Setup of job 3042:
==> flow/design.v (excerpt) <==
module cpu(
	input clk,
	input reset,
	input logic [15:0] i_mem_rddata,
	input logic i_mem_wait,  
	input logic i_mem_rddatavalid,  
	output logic [15:0] o_mem_wrdata,
	output logic [15:0] o_mem_addr,
	output logic o_mem_rd,
	output logic o_mem_wr
);
Size: about 1,600 cells after synthesis, ~54 I/O pins, roughly 13,000 sq um of cells after synthesis.
Settings: LEC_CHECK=0, ABC_AREA=1, CAP_MARGIN=20, CORE_ASPECT_RATIO=0.92, CORE_MARGIN=2, CORE_UTILIZATION=72, CTS_CLUSTER_DIAMETER=138, CTS_CLUSTER_SIZE=47, PLACE_DENSITY_LB_ADDON=0.01, SETUP_SLACK_MARGIN=0.81, SLEW_MARGIN=35; clock period 2.75 ns.
run.sh (not shown) runs the stock make flow with config.mk's settings and CLKGATE_MAP_FILE=.
As the logs show, job 3042 stopped at global routing after a tool error, so it never reached the end of the flow.
Modified inputs, job 7986 compared to job 3042
Settings: clearing PLACE_DENSITY_LB_ADDON, which used to be 0.01; swapping 35 for 20 in SLEW_MARGIN; clearing SETUP_SLACK_MARGIN, which used to be 0.81; swapping 72 for 52 in CORE_UTILIZATION; clearing CTS_CLUSTER_DIAMETER, which used to be 138; clearing CORE_ASPECT_RATIO, which used to be 0.92; clearing CTS_CLUSTER_SIZE, which used to be 47; swapping 2.75 for 2.63 in the clock period (ns, I/O delays scaled along).
Of job 3042 and job 7986, not a single run came through the flow clean. Job 7986: flow complete, layout not clean; failing: negative setup slack. From job 3042 to job 7986 the numbers moved as follows: number of standard-cell rows in the floorplan picked up an extra 10; number of gates given a new drive strength after cts now smaller. Job 7986 -> job 3042: number of synthesized flops with an enable pin delta 0, exact match. Summary: with job 3042 as the reference, placement-stage cell area in job 7986 moved up by a few percent. Status: area of the mapped netlist parity (job 3042, job 7986).
#### Input delta (job 1583 over job 7986)
Settings: SETUP_SLACK_MARGIN now 0.81, previously not set; CORE_UTILIZATION now 70, was 52; the clock period (ns, I/O delays scaled along) now 4.48, was 2.63.
- Having completed the whole flow, job 1583 delivered a layout that passed the timing, design-rule and antenna checks.
- Route | job 1583 vs job 7986 | wire shorter in job 1583
- Minimum setup slack in the final design (lower): job 7986
- The maximum frequency reported for job 1583 is smaller than that of job 7986 by 8.0%.
- Number of global-route vias before repair: job 1583 higher than job 7986
- Across both runs, worst hold-check slack was higher for job 1583 than for job 7986.
- As far as total global routing overflow goes, job 7986 and job 1583 are indistinguishable; the numbers are identical.
- Measured against each other, job 1583 and job 7986 differ in global-route usage, the higher figure coming from job 1583.
- Higher share of total power in the clock network was reported by job 7986, not job 1583.
- Power, job 1583 vs job 7986: down by more than a quarter
[inputs] job 3152 vs job 1583
Settings: SETUP_SLACK_MARGIN: 0.81 -> 0.45; the clock period (ns, I/O delays scaled along): 4.48 -> 3.91.
Findings:
From the logs: job 3152 reached the end of the flow and failed the layout checks with negative setup slack.
Job 3152 vs. job 1583: non-clock buffer count rose 26%; clock insertion delay at the later pin of the skew report about even; global-route usage rose 1.3 points.
Taking job 1583 as the reference point, the slew at the pin with the worst max-slew slack of job 3152 falls by 190 ps.
Via count of the first global-routing pass ended up 273 higher on job 3152 than on job 1583.
Vias: job 3152 more than job 1583
The run showing the greater detailed-route wire length is job 3152.
Job 3152 — core utilization 1.1 points higher, job 1583 as reference
Input-level comparison between job 5794 and job 3152:
Settings: a deleted SETUP_SLACK_MARGIN that had been 0.45; a change of CORE_UTILIZATION from 70 to 40; a deleted ABC_AREA that had been 1; a change of the clock period (ns, I/O delays scaled along) from 3.91 to 4.8.
Results
Job 5794: no failed stages, no open violations at the end. Synthesized area, job 3152 and job 5794: lower on job 3152. Job 3152 has a higher count of non-CTS buffers in the layout than job 5794. Simple-gate share of the synthesized area (higher): job 3152. Diff job 3152..job 5794 | post-synthesis share of cell area spent on xor and xnor gates | negligible. Measured against each other, job 3152 and job 5794 differ in hold slack, the higher figure coming from job 5794. Between job 3152 and job 5794, wire length is higher for job 3152, job 5794 comes in under that. Relative to job 3152, count of clock-net buffers in the final layout has gone up in job 5794.
The following lists how job 8623 was set up differently from job 5794:
Settings: CORE_UTILIZATION changed from 40 to 67; the clock period (ns, I/O delays scaled along) changed from 4.8 to 3.91.
==> results <==
What the final checks of job 8623 revealed, after a flow that finished every stage, was a layout that fails on negative setup slack. First-pass GRT wire length for job 8623 is higher than for job 5794. Setup slack for job 8623 is lower than for job 5794. [job 8623] via count of the first global-routing pass rose 1,347 relative to job 5794. Delta (job 8623 minus job 5794): post-layout total power increased by 37% relative to the old numbers; placed instance area increased about 2.8%. Sum of routed wire length over all layers (higher): job 8623. Of job 8623 and job 5794, the run reporting the higher met1 usage in global routing was job 8623. Changes observed in job 8623 relative to job 5794: cell area now larger; portion of total power attributed to combinational logic now larger. Sort job 8623 and job 5794 by data required time of the critical path, descending, and job 5794 comes first.
Power figures rest on the tool's default switching activity, not on a simulated workload.
